==> flow/design.v (excerpt) <==
module Top_convolution(
 input clk,
	input rst,
	input start,
	input en,
	input [12:0] addr,
	output [20:0] out,
	output [20:0] max_pl,
	output reg done,
	output pat_en,
	output [9:0] pat_addr,
	input [7:0] pat_dout,
	output img_en,
	output [17:0] img_addr,
	input [7:0] img_dout,
	output pc_en,
	output pc_we,
	output [9:0] pc_addr,
	output [10:0] pc_din,
	input [10:0] pc_dout,
	output ic_en,
	output ic_we,
	output [17:0] ic_addr,
	output [10:0] ic_din,
	input [10:0] ic_dout,
	output pl_en,
	output pl_we,
	output [12:0] pl_addr,
	output [20:0] pl_din,
	input [20:0] pl_dout
    );
Settings: LEC_CHECK=0, ABC_AREA=1, CAP_MARGIN=25, CELL_PAD_IN_SITES_GLOBAL_PLACEMENT=2, CORE_ASPECT_RATIO=1.34, CORE_MARGIN=2, CORE_UTILIZATION=40, CTS_CLUSTER_DIAMETER=79, CTS_CLUSTER_SIZE=83, MAX_ROUTING_LAYER=met4, MIN_ROUTING_LAYER=met2, PLACE_DENSITY=0.65, SETUP_SLACK_MARGIN=1.07, SLEW_MARGIN=40; clock period 5.75 ns.
run.sh (not shown) runs the stock make flow with config.mk's settings and CLKGATE_MAP_FILE=.
The baseline ran to the end with violations: setup timing.
Edit:
- ABC_AREA: 1 -> unset
- CAP_MARGIN: 25 -> 20
- CELL_PAD_IN_SITES_GLOBAL_PLACEMENT: 2 -> unset
- CORE_ASPECT_RATIO: 1.34 -> unset
- CORE_UTILIZATION: 40 -> 66
- CTS_CLUSTER_DIAMETER: 79 -> unset
- CTS_CLUSTER_SIZE: 83 -> unset
- MAX_ROUTING_LAYER: met4 -> unset
- MIN_ROUTING_LAYER: met2 -> unset
- PLACE_DENSITY: 0.65 -> unset
- SETUP_SLACK_MARGIN: 1.07 -> unset
- SLEW_MARGIN: 40 -> 20
- clock period: 5.75 -> 10.0 ns (I/O delays scaled with it)
Now the flow produced a clean layout.
Register-to-register slack gains 2.4 ns.
Total power shrinks by 54%.
Critical path depth decreases by 6.
First-iteration DRC count is lower by 79%.
Hold slack loses 0.0048 ns.
Synthesized area shrinks by 3.3%.
Via count fell by 42%.

========
Top_convolution again, from the RTL that the note above started with.
Settings: LEC_CHECK=0, ABC_AREA=0, CAP_MARGIN=30, CORE_MARGIN=2, CORE_UTILIZATION=70, CTS_CLUSTER_DIAMETER=60, MAX_ROUTING_LAYER=met4, SETUP_SLACK_MARGIN=2.0, SLEW_MARGIN=20; clock period 7.55 ns.
The starting point completed and failed the layout checks on setup timing.
==> next run, changes <==
Settings changed: ABC_AREA 0 to unset, CAP_MARGIN 30 to 20, CORE_MARGIN 2 to 9, CORE_UTILIZATION 70 to 40, CTS_CLUSTER_DIAMETER 60 to unset, MAX_ROUTING_LAYER met4 to unset, SETUP_SLACK_MARGIN 2.0 to unset, TNS_END_PERCENT set to 75.
Clock period 7.55 ns to 11.0 ns, I/O delays scaled along.
Effect: With this change the flow completed with no timing, DRC or antenna violations. Wire length shrinks by a quarter to a third. Worst setup slack is better by 2.1 ns. Cell area falls by roughly a tenth.
==> next run, changes <==
Settings changed: ABC_AREA set to 1, CAP_MARGIN 20 to 40, CELL_PAD_IN_SITES_DETAIL_PLACEMENT set to 2, CELL_PAD_IN_SITES_GLOBAL_PLACEMENT set to 1, GPL_ROUTABILITY_DRIVEN set to 0, GPL_TIMING_DRIVEN set to 1, HOLD_SLACK_MARGIN set to 0.15, MAX_ROUTING_LAYER set to met5, MIN_ROUTING_LAYER set to met2, PLACE_DENSITY_LB_ADDON set to 0.15, SETUP_SLACK_MARGIN set to 2.18, SLEW_MARGIN 20 to 5, TNS_END_PERCENT 75 to 100.
With this change the flow aborted during global routing (5_1_grt), error GRT-0232.
Area after synthesis grows by about 3.5%.
Die area grows by 3.2%.
Synthesized cell count grows by 23%.
==> next run, changes <==
Settings changed: ABC_AREA 1 to unset, CAP_MARGIN 40 to 30, CELL_PAD_IN_SITES_DETAIL_PLACEMENT 2 to unset, CELL_PAD_IN_SITES_GLOBAL_PLACEMENT 1 to unset, CORE_MARGIN 9 to 2, CORE_UTILIZATION 40 to 72, GPL_ROUTABILITY_DRIVEN 0 to unset, GPL_TIMING_DRIVEN 1 to unset, HOLD_SLACK_MARGIN 0.15 to unset, MAX_ROUTING_LAYER met5 to unset, MIN_ROUTING_LAYER met2 to unset, PLACE_DENSITY_LB_ADDON 0.15 to 0.28, SETUP_SLACK_MARGIN 2.18 to unset, SLEW_MARGIN 5 to 20, TNS_END_PERCENT 100 to unset.
Clock period 11.0 ns to 7.14 ns, I/O delays scaled along.
- The new run died in global routing (5_1_grt) with GRT-0232
- die area falls by 51%
- area after synthesis falls by 3.3%
- synthesized cell count falls by 19%

========
Starting RTL as in the previous note.
clock: 5.56 ns
lec_check: 0
abc_area: 1
cap_margin: 20
core_margin: 2
core_utilization: 72
cts_cluster_diameter: 263
cts_cluster_size: 100
place_density: 0.42
setup_slack_margin: -0.55
slew_margin: 20
The starting point did not get past global routing (GRT-0232).
Then changed:
==> flow/config.mk (replaced) <==
export PLATFORM = sky130hd
export DESIGN_NAME = Top_convolution
export DESIGN_NICKNAME = Top_convolution
export VERILOG_FILES = /design/flow/design.v
export SDC_FILE = /design/flow/constraint.sdc
export NUM_CORES = 4
export LEC_CHECK = 0
export CAP_MARGIN = 30
export CORE_MARGIN = 2
export CORE_UTILIZATION = 66
export SLEW_MARGIN = 20
==> flow/constraint.sdc (replaced) <==
create_clock -name core_clock -period 7.33 [get_ports {clk}]
set_input_delay 1.4660 -clock core_clock [delete_from_list [all_inputs] [get_ports {clk}]]
set_output_delay 1.4660 -clock core_clock [all_outputs]
set_load 0.01 [all_outputs]
With this change the flow reached the layout checks and failed them: negative setup slack.
Synthesized area shrinks by 3.3%.
Die area grows by 5.3%.
Synthesized cell count shrinks by 19%.
Then changed:
--- a/flow/config.mk
+++ b/flow/config.mk
@@ -7,5 +7,5 @@
 export LEC_CHECK = 0
-export CAP_MARGIN = 30
+export CAP_MARGIN = 20
 export CORE_MARGIN = 2
-export CORE_UTILIZATION = 66
+export CORE_UTILIZATION = 40
 export SLEW_MARGIN = 20
==> flow/constraint.sdc (replaced) <==
create_clock -name core_clock -period 10.0 [get_ports {clk}]
set_input_delay 2.0000 -clock core_clock [delete_from_list [all_inputs] [get_ports {clk}]]
set_output_delay 2.0000 -clock core_clock [all_outputs]
set_load 0.01 [all_outputs]
This time the run finished with timing, DRC and antenna clean.
Critical path depth increases by 2.
Clock power decreases by 23%.
Final area decreases by 10%.
Sequential share of layout area increases by 2.0 points.
First-iteration DRC count decreases by 35%.
Core utilization decreases by 39 points.
Via count decreases by 14%.
Count of clock-buffer cells in the layout increases by 6.
Worst hold slack gets better by 3.4 ps.
Routed wire length decreases by 17%.
Clock skew hardly moves.
Then changed:
--- a/flow/config.mk
+++ b/flow/config.mk
@@ -7,5 +7,7 @@
 export LEC_CHECK = 0
-export CAP_MARGIN = 20
+export CAP_MARGIN = 30
 export CORE_MARGIN = 2
-export CORE_UTILIZATION = 40
+export CORE_UTILIZATION = 72
+export CTS_CLUSTER_SIZE = 51
+export PLACE_DENSITY_LB_ADDON = 0.27
 export SLEW_MARGIN = 20
==> flow/constraint.sdc (replaced) <==
create_clock -name core_clock -period 7.33 [get_ports {clk}]
set_input_delay 1.4660 -clock core_clock [delete_from_list [all_inputs] [get_ports {clk}]]
set_output_delay 1.4660 -clock core_clock [all_outputs]
set_load 0.01 [all_outputs]
Result: The changed run finished but fails on max-capacitance violations, max-slew violations, negative setup slack. Power increases by 46%. Sequential power increases by 37%. Worst setup slack degrades by 1700 ps.
Then changed:
--- a/flow/config.mk
+++ b/flow/config.mk
@@ -7,7 +7,10 @@
 export LEC_CHECK = 0
-export CAP_MARGIN = 30
+export ABC_AREA = 1
+export CAP_MARGIN = 20
+export CORE_ASPECT_RATIO = 1.3
 export CORE_MARGIN = 2
 export CORE_UTILIZATION = 72
-export CTS_CLUSTER_SIZE = 51
-export PLACE_DENSITY_LB_ADDON = 0.27
+export CTS_CLUSTER_DIAMETER = 308
+export CTS_CLUSTER_SIZE = 95
+export PLACE_DENSITY = 0.36
 export SLEW_MARGIN = 20
==> flow/constraint.sdc (replaced) <==
create_clock -name core_clock -period 5.19 [get_ports {clk}]
set_input_delay 1.0380 -clock core_clock [delete_from_list [all_inputs] [get_ports {clk}]]
set_output_delay 1.0380 -clock core_clock [all_outputs]
set_load 0.01 [all_outputs]
Result: This time the run aborted during global routing; area after synthesis climbs by 3.5%; die area climbs by 3.4%; synthesized cell count climbs by 23%.
Then changed:
==> flow/config.mk (replaced) <==
export PLATFORM = sky130hd
export DESIGN_NAME = Top_convolution
export DESIGN_NICKNAME = Top_convolution
export VERILOG_FILES = /design/flow/design.v
export SDC_FILE = /design/flow/constraint.sdc
export NUM_CORES = 4
export LEC_CHECK = 0
export CAP_MARGIN = 20
export CORE_MARGIN = 2
export CORE_UTILIZATION = 61
export CTS_CLUSTER_SIZE = 49
export SLEW_MARGIN = 20
==> flow/constraint.sdc (replaced) <==
create_clock -name core_clock -period 7.25 [get_ports {clk}]
set_input_delay 1.4500 -clock core_clock [delete_from_list [all_inputs] [get_ports {clk}]]
set_output_delay 1.4500 -clock core_clock [all_outputs]
set_load 0.01 [all_outputs]
After rerunning: The new run ran to the end with violations: negative setup slack. Synthesized cell count goes down by about a fifth. Area after synthesis decreases by a few percent. Die area increases by roughly a tenth.

========
Top_convolution again, from the RTL that the note above started with.
export LEC_CHECK = 0
export ABC_AREA = 1
export CAP_MARGIN = 25
export CORE_ASPECT_RATIO = 1.34
export CORE_MARGIN = 2
export CORE_UTILIZATION = 72
export CTS_CLUSTER_SIZE = 17
export MAX_ROUTING_LAYER = met4
export MIN_ROUTING_LAYER = met1
export PLACE_DENSITY = 0.65
export SETUP_SLACK_MARGIN = 1.07
export SLEW_MARGIN = 40
create_clock -name core_clock -period 5.15 [get_ports {clk}]
The baseline ended with an error in global routing on GRT-0116.
Edit:
Settings changed: CTS_CLUSTER_DIAMETER set to 61, CTS_CLUSTER_SIZE 17 to 76.
Clock period 5.15 ns to 4.47 ns, I/O delays scaled along.
Result:
- Now the flow ended with an error in clock tree synthesis, error DPL-0038
- synthesized cell count is unchanged
- area after synthesis does not change
- die area stays the same
Edit:
Settings changed: CAP_MARGIN 25 to 30, CORE_ASPECT_RATIO 1.34 to unset, CORE_UTILIZATION 72 to 70, CTS_CLUSTER_DIAMETER 61 to 60, CTS_CLUSTER_SIZE 76 to unset, MIN_ROUTING_LAYER met1 to unset, PLACE_DENSITY 0.65 to unset, SETUP_SLACK_MARGIN 1.07 to unset, SLEW_MARGIN 40 to 20.
Clock period 4.47 ns to 7.55 ns, I/O delays scaled along.
- The new run finished but fails on negative setup slack
- die area grows by a few percent
- area after synthesis does not change
- synthesized cell count stays the same
Edit:
Settings changed: CAP_MARGIN 30 to 20, CORE_UTILIZATION 70 to 61, CTS_CLUSTER_DIAMETER 60 to unset, MAX_ROUTING_LAYER met4 to unset.
Clock period 7.55 ns to 5.63 ns, I/O delays scaled along.
The new run reached the layout checks and failed them: negative setup slack.
Flip-flop count is unchanged.
Die area goes up by 14%.
Power went up by 36%.
Core utilization came out lower by 6.4 points.
Synthesized area stays the same.
Sequential share of layout area drops by 1.3 points.
Count of clock-buffer cells in the layout climbs by 5.
Setup slack degrades by 1.6 ns.
Synthesized cell count is unchanged.
Edit:
Settings changed: ABC_AREA 1 to unset, CORE_UTILIZATION 61 to 17, PLACE_DENSITY_LB_ADDON set to 0.01, SLEW_MARGIN 20 to 30.
Clock period 5.63 ns to 13.3 ns, I/O delays scaled along.
Now the flow completed without violations.
Worst setup slack is better by 4.6 ns.
Critical path depth is lower by 7.
Count of clock-buffer cells in the layout goes up by 6.
Global-route usage shrinks by 26 points.
Worst hold slack is better by 0.0047 ns.
First-iteration DRC count went down by 60%.
Edit:
Settings changed: CAP_MARGIN 20 to 30, CORE_UTILIZATION 17 to 72, CTS_CLUSTER_SIZE set to 53, PLACE_DENSITY_LB_ADDON 0.01 to 0.27, SLEW_MARGIN 30 to 20.
Clock period 13.3 ns to 7.33 ns, I/O delays scaled along.
Effect: The changed run reached the layout checks and failed them: max-capacitance violations, max-slew violations, negative setup slack; clock skew is higher by 0.013 ns; routed wire length climbs by about 10%; cell area went up by 5.0%; die area is lower by 76%; first-iteration DRC count rises to 4.4 times its value; total power increases by 71%; global-route usage goes up by 30 points.

========
== build 18 ==
Starting RTL as in the previous note.
Settings: LEC_CHECK=0, CAP_MARGIN=25, CORE_ASPECT_RATIO=0.92, CORE_MARGIN=2, CORE_UTILIZATION=71, CTS_CLUSTER_SIZE=35, HOLD_SLACK_MARGIN=-0.08, MAX_ROUTING_LAYER=met4, MIN_ROUTING_LAYER=met1, PLACE_DENSITY=0.65, SETUP_SLACK_MARGIN=2.1, SLEW_MARGIN=40; clock period 7.61 ns.
Layout checks on build 18: not met. Flow itself completed; violations: negative setup slack.
Modified inputs, build 83 compared to build 18
- CAP_MARGIN now 5, was 25
- SLEW_MARGIN now 30, was 40
- CTS_CLUSTER_SIZE no longer set, was 35
- MIN_ROUTING_LAYER no longer set, was met1
- ABC_AREA now 1, previously not set
- SETUP_SLACK_MARGIN no longer set, was 2.1
- CORE_UTILIZATION now 70, was 71
- CTS_CLUSTER_DIAMETER now 60, previously not set
- PLACE_DENSITY no longer set, was 0.65
- CORE_ASPECT_RATIO no longer set, was 0.92
- HOLD_SLACK_MARGIN no longer set, was -0.08
- the clock period (ns, I/O delays scaled along) now 5.83, was 7.61
Results
- Build 83 against build 18; number of buffers inserted to repair setup after CTS is down by more than a quarter.
- Build 18 has a lower vertical die dimension than build 83.
- Between build 83 and build 18, the total of cells resized after clock tree synthesis is lower for build 18.
- In build 83, the number of rows in the core area came out 4 above the value in build 18.
- Re CTS buffer count: build 83 and build 18 aren't equal, and the lower value belongs to build 18.
- Between build 18 and build 83, the flow reports area after synthesis increasing by a few percent.
- Comparing build 83 and build 18, the higher number of cells in the yosys synthesis report is on build 83.
- In build 83 relative to build 18, instance count of the mapped netlist had gone up by more than 10%.
- Re half-perimeter wire length after detailed placement: build 83 and build 18 aren't equal, and the lower value belongs to build 18.
- STATUS run=build 18 STAGES=ALL_DONE FINAL_CHECKS=FAILED CAUSE=negative setup slack
- Build 83 never completed; the flow aborted with a tool error in 5_1_grt.

========
Starting RTL as in the previous note.
clock: 5.19 ns
lec_check: 0
abc_area: 1
cap_margin: 20
core_aspect_ratio: 1.3
core_margin: 2
core_utilization: 72
cts_cluster_diameter: 308
cts_cluster_size: 95
place_density: 0.83
setup_slack_margin: 0.8
slew_margin: 20
The first run never finished: it broke off in global routing.
Change:
- CAP_MARGIN: 20 -> 40
- CORE_ASPECT_RATIO: 1.3 -> 0.5
Effect: The new run never finished: it broke off in global routing. Die area is about the same. Synthesized cell count stays the same. Synthesized area is unchanged.
Change:
- CAP_MARGIN: 40 -> 20
- CORE_ASPECT_RATIO: 0.5 -> default
- CTS_CLUSTER_DIAMETER: 308 -> 378
- CTS_CLUSTER_SIZE: 95 -> 100
- PLACE_DENSITY: 0.83 -> 0.42
- SETUP_SLACK_MARGIN: 0.8 -> default
- TNS_END_PERCENT: default -> 5
- clock period: 5.19 -> 5.56 ns (I/O delays scaled with it)
Effect: The new run failed in global routing with GRT-0232. Area after synthesis does not change. Die size is about the same. Synthesized cell count is unchanged.

========
job 8163:
Top_convolution again, from the RTL that the note above started with.
// Top_convolution
module Top_convolution(
 input clk,
	input rst,
	input start,
	input en,
	input [12:0] addr,
	output [20:0] out,
	output [20:0] max_pl,
	output reg done,
	output pat_en,
	output [9:0] pat_addr,
	input [7:0] pat_dout,
	output img_en,
	output [17:0] img_addr,
	input [7:0] img_dout,
	output pc_en,
	output pc_we,
	output [9:0] pc_addr,
	output [10:0] pc_din,
	input [10:0] pc_dout,
	output ic_en,
	output ic_we,
	output [17:0] ic_addr,
	output [10:0] ic_din,
	input [10:0] ic_dout,
	output pl_en,
	output pl_we,
	output [12:0] pl_addr,
	output [20:0] pl_din,
	input [20:0] pl_dout
    );
==> flow/config.mk <==
export PLATFORM = sky130hd
export DESIGN_NAME = Top_convolution
export DESIGN_NICKNAME = Top_convolution
export VERILOG_FILES = /design/flow/design.v
export SDC_FILE = /design/flow/constraint.sdc
export NUM_CORES = 4
export LEC_CHECK = 0
export ABC_AREA = 1
export CAP_MARGIN = 35
export CELL_PAD_IN_SITES_DETAIL_PLACEMENT = 0
export CELL_PAD_IN_SITES_GLOBAL_PLACEMENT = 2
export CORE_ASPECT_RATIO = 1.0
export CORE_MARGIN = 9
export CORE_UTILIZATION = 25
export CTS_CLUSTER_SIZE = 50
export HOLD_SLACK_MARGIN = -0.09
export MAX_ROUTING_LAYER = met5
export MIN_ROUTING_LAYER = met1
export SETUP_SLACK_MARGIN = -0.97
export SLEW_MARGIN = 15
export TNS_END_PERCENT = 95
==> flow/constraint.sdc <==
create_clock -name core_clock -period 11.0 [get_ports {clk}]
set_input_delay 2.2000 -clock core_clock [delete_from_list [all_inputs] [get_ports {clk}]]
set_output_delay 2.2000 -clock core_clock [all_outputs]
set_load 0.01 [all_outputs]
Input-level comparison between job 2708 and job 8163:
Settings: removing ABC_AREA (formerly 1); changing MAX_ROUTING_LAYER from met5 to met4; changing CORE_ASPECT_RATIO from 1.0 to 1.52; removing CELL_PAD_IN_SITES_GLOBAL_PLACEMENT (formerly 2); removing HOLD_SLACK_MARGIN (formerly -0.09).
[summary]
Job 8163 -> job 2708: synthesized cell count decreased by more than 10%. Compared to job 8163, job 2708 has portion of total power attributed to sequential cells 5.0 points higher. Relative to job 8163, worst-case headroom to the max-slew limit has decreased by 3.4 points in job 2708. Job 2708: wire length of the first global-routing pass lower than job 8163. End of the critical path: ic_addr[14] -> job 8163, ic_addr[11] -> job 2708. Job 2708 ended with less power than job 8163. Die height, job 8163 and job 2708, lower one = job 8163. Per the comparison of job 2708 with job 8163, post-synthesis cell type count went up by 27, highest ir drop seen on vdd went down by about 2.5%, non-clock buffer area fraction after layout went up by 0.37 points, count of multi-input gates went down by about 15%, clock group share of total power went up by 0.5 points.
Inputs modified between job 2708 and job 1747:
Settings: removing MAX_ROUTING_LAYER (formerly met4); changing SLEW_MARGIN from 15 to 20; removing TNS_END_PERCENT (formerly 95); changing CORE_ASPECT_RATIO from 1.52 to 0.61; removing CTS_CLUSTER_SIZE (formerly 50); changing CAP_MARGIN from 35 to 20; removing CELL_PAD_IN_SITES_DETAIL_PLACEMENT (formerly 0).
## What came out
Summary of job 1747 over job 2708: post-route core utilization comparable; share of the clock period used by the worst path after layout now larger; clock tree buffer count of the final layout now larger.
Changes in job 656 relative to job 1747:
Settings: an added CTS_CLUSTER_SIZE of 49; a change of CORE_UTILIZATION from 25 to 70; a change of CORE_MARGIN from 9 to 2; a change of SETUP_SLACK_MARGIN from -0.97 to 2.38; a deleted MIN_ROUTING_LAYER that had been met1; a deleted CORE_ASPECT_RATIO that had been 0.61; an added CTS_CLUSTER_DIAMETER of 56; a change of the clock period (ns, I/O delays scaled along) from 11.0 to 8.36.
## What came out
- Taking job 1747 as the reference, in job 656 number of top-level design ports held; final routed wire length divided by cell count increased 5.3 µm; total power draw increased 30%.
- Diff job 1747 and job 656: internal power summed over all cells lower in job 1747
- The higher power share of the combinational group of job 1747 and job 656 is in job 656.
- Taking job 656 as 1.0, job 1747 lands at 1.14 on placed wire-length estimate after detailed placement.
- Of the two values seen for end point of the critical path, ic_addr[11] was produced by job 1747 and ic_addr[12] by job 656.
- Between job 1747 and job 656, count of clock-buffer cells in the layout is lower for job 656, job 1747 comes in above that.
No activity file was given, so power comes from the tool's default toggle rates.
